## the reference run
==> flow/design.v (excerpt) <==
module pipelined(
    input  wire              clk,
    input  wire              rst,
    input  wire              in_valid,
    output wire              in_ready,
    input  wire signed [15:0] a,
    input  wire signed [15:0] b,
    input  wire signed [15:0] c,
    input  wire signed [15:0] d,
    input  wire signed [15:0] e,
    output reg               out_valid,
    input  wire              out_ready,
    output reg signed [31:0]  y
);
make LEC_CHECK=0 ABC_AREA=1 CAP_MARGIN=0 CORE_ASPECT_RATIO=0.5 CORE_MARGIN=2 CORE_UTILIZATION=69 CTS_CLUSTER_DIAMETER=372 CTS_CLUSTER_SIZE=96 PLACE_DENSITY=0.38 SLEW_MARGIN=20 TNS_END_PERCENT=10 finish   # period 4.64 ns
run.sh (not shown) runs the stock make flow with config.mk's settings and CLKGATE_MAP_FILE=.
The reference run got as far as 5_1_grt, where a tool error ended the run.
[inputs] the trial run vs the reference run
- CAP_MARGIN changed from 0 to 20
- CTS_CLUSTER_DIAMETER removed (was 372)
- PLACE_DENSITY removed (was 0.38)
- CTS_CLUSTER_SIZE removed (was 96)
- TNS_END_PERCENT removed (was 10)
- ABC_AREA removed (was 1)
- SETUP_SLACK_MARGIN newly set to 1.77
- CORE_UTILIZATION changed from 69 to 40
- CORE_ASPECT_RATIO removed (was 0.5)
- the clock period (ns, I/O delays scaled along) changed from 4.64 to 7.79
Notes after the runs:
- The trial run reached the end of the flow, and the finished layout is clean on the timing, design-rule and antenna checks.
- Area after detailed placement in the trial run is 4600 µm² below the reference run.
- The trial run vs the reference run on number of standard-cell rows in the floorplan: the trial run is the higher one.
- Synthesized cell count, the trial run and the reference run: higher on the reference run
- In the trial run the area after synthesis turned out about 12% lower than in the reference run.
- Lower multiplexer area fraction after synthesis among the trial run and the reference run: the reference run
- For die boundary height, dividing the value from the trial run by the value from the reference run gives 1.7.
- The chip area from the yosys synthesis statistics of the trial run falls short of that of the reference run by 12%.

---

Starting RTL as in the previous note.
export LEC_CHECK = 0
export CAP_MARGIN = 20
export CORE_MARGIN = 2
export CORE_UTILIZATION = 72
export CTS_CLUSTER_DIAMETER = 199
export CTS_CLUSTER_SIZE = 45
export PLACE_DENSITY_LB_ADDON = 0.26
export SLEW_MARGIN = 20
export TNS_END_PERCENT = 5
create_clock -name core_clock -period 7.11 [get_ports {clk}]
The starting point produced a layout that fails on negative setup slack.
Change:
CAP_MARGIN = 15   (was 20)
CTS_CLUSTER_DIAMETER = 174   (was 199)
CTS_CLUSTER_SIZE = 95   (was 45)
PLACE_DENSITY_LB_ADDON = not set   (was 0.26)
clock period = 7.37 ns   (was 7.11 ns; I/O delays follow)
=> The changed run completed without violations. Design area goes down by 0.58%. Global-route usage increases by 0.53 points. Wire length came out lower by 0.47%. Clock skew is about the same. Flip-flop count is unchanged. Setup slack gets better by 0.34 ns.

---

Starting RTL as in the previous note.
==> flow/design.v (excerpt) <==
module pipelined(
    input  wire              clk,
    input  wire              rst,
    input  wire              in_valid,
    output wire              in_ready,
    input  wire signed [15:0] a,
    input  wire signed [15:0] b,
    input  wire signed [15:0] c,
    input  wire signed [15:0] d,
    input  wire signed [15:0] e,
    output reg               out_valid,
    input  wire              out_ready,
    output reg signed [31:0]  y
);
clock: 8.0 ns
lec_check: 0
cap_margin: 10
cell_pad_in_sites_global_placement: 3
core_margin: 2
core_utilization: 40
slew_margin: 20
tns_end_percent: 40
The baseline finished with timing, DRC and antenna clean.
Then changed:
CAP_MARGIN = 20   (was 10)
CELL_PAD_IN_SITES_GLOBAL_PLACEMENT = default   (was 3)
CORE_ASPECT_RATIO = 0.5   (was default)
CORE_UTILIZATION = 65   (was 40)
CTS_CLUSTER_DIAMETER = 246   (was default)
CTS_CLUSTER_SIZE = 100   (was default)
TNS_END_PERCENT = 10   (was 40)
The changed run completed with no timing, DRC or antenna violations.
Setup slack loses 0.12 ns.
First-iteration DRC count is higher by 66%.
Via count is higher by 0.81%.
Critical path depth is lower by 1.
Synthesized area stays the same.
Sequential share of layout area is higher by 0.25 points.
Then changed:
ABC_AREA = 1   (was default)
CORE_ASPECT_RATIO = 1.58   (was 0.5)
CORE_UTILIZATION = 40   (was 65)
CTS_CLUSTER_DIAMETER = 383   (was 246)
SETUP_SLACK_MARGIN = -0.79   (was default)
Count of clock-buffer cells in the layout is lower by 1.
Clock skew barely changes.
Worst setup slack improved by 0.47 ns.
Wire length came out higher by 27%.
Flip-flop count is unchanged.
Die size is higher by 82%.
Non-clock buffer count came out lower by 51.
Hold slack is better by 0.024 ns.
Synthesized area grows by 13%.
Global-route usage is lower by 9.9 points.

---

pipelined again, from the RTL that the note above started with.
Settings: LEC_CHECK=0, CAP_MARGIN=0, CELL_PAD_IN_SITES_GLOBAL_PLACEMENT=3, CORE_ASPECT_RATIO=0.74, CORE_MARGIN=2, CORE_UTILIZATION=52, CTS_CLUSTER_DIAMETER=291, GPL_TIMING_DRIVEN=1, HOLD_SLACK_MARGIN=0.18, MAX_ROUTING_LAYER=met4, MIN_ROUTING_LAYER=met2, PLACE_DENSITY_LB_ADDON=0.25, SETUP_SLACK_MARGIN=-0.11, SLEW_MARGIN=40, TNS_END_PERCENT=70; clock period 4.52 ns.
The starting point aborted during 3_1_place_gp_skip_io.
Next try:
Settings changed: CAP_MARGIN 0 to 20, CELL_PAD_IN_SITES_GLOBAL_PLACEMENT 3 to not set, CORE_ASPECT_RATIO 0.74 to not set, CORE_UTILIZATION 52 to 65, CTS_CLUSTER_DIAMETER 291 to not set, GPL_TIMING_DRIVEN 1 to not set, HOLD_SLACK_MARGIN 0.18 to not set, MIN_ROUTING_LAYER met2 to not set, PLACE_DENSITY_LB_ADDON 0.25 to not set, SETUP_SLACK_MARGIN -0.11 to not set, SLEW_MARGIN 40 to 20, TNS_END_PERCENT 70 to not set.
Clock period 4.52 ns to 5.9 ns, I/O delays scaled along.
The new run reached the layout checks and failed them: negative setup slack.
Die area went down by about 20%.
Area after synthesis stays the same.
Synthesized cell count does not change.
Next try:
Settings changed: CORE_UTILIZATION 65 to 61, MAX_ROUTING_LAYER met4 to not set, SETUP_SLACK_MARGIN set to 1.56.
Effect:
- The new run finished but failed the layout checks on negative setup slack
- die area is higher by 6.4%
- wire length drops by 10%
- cell count barely changes
- clock-buffer cell count rises by 2
Next try:
Settings changed: CORE_UTILIZATION 61 to 66, SETUP_SLACK_MARGIN 1.56 to 1.28.
Clock period 5.9 ns to 5.63 ns, I/O delays scaled along.
=> The new run reached the layout checks and failed them: negative setup slack; core utilization is higher by 6.4 points; cell count is lower by about 1.4%; wire length is higher by about 4.6%; setup slack is worse by 200 ps; cell area is about the same; hold slack is better by 3.4 ps.
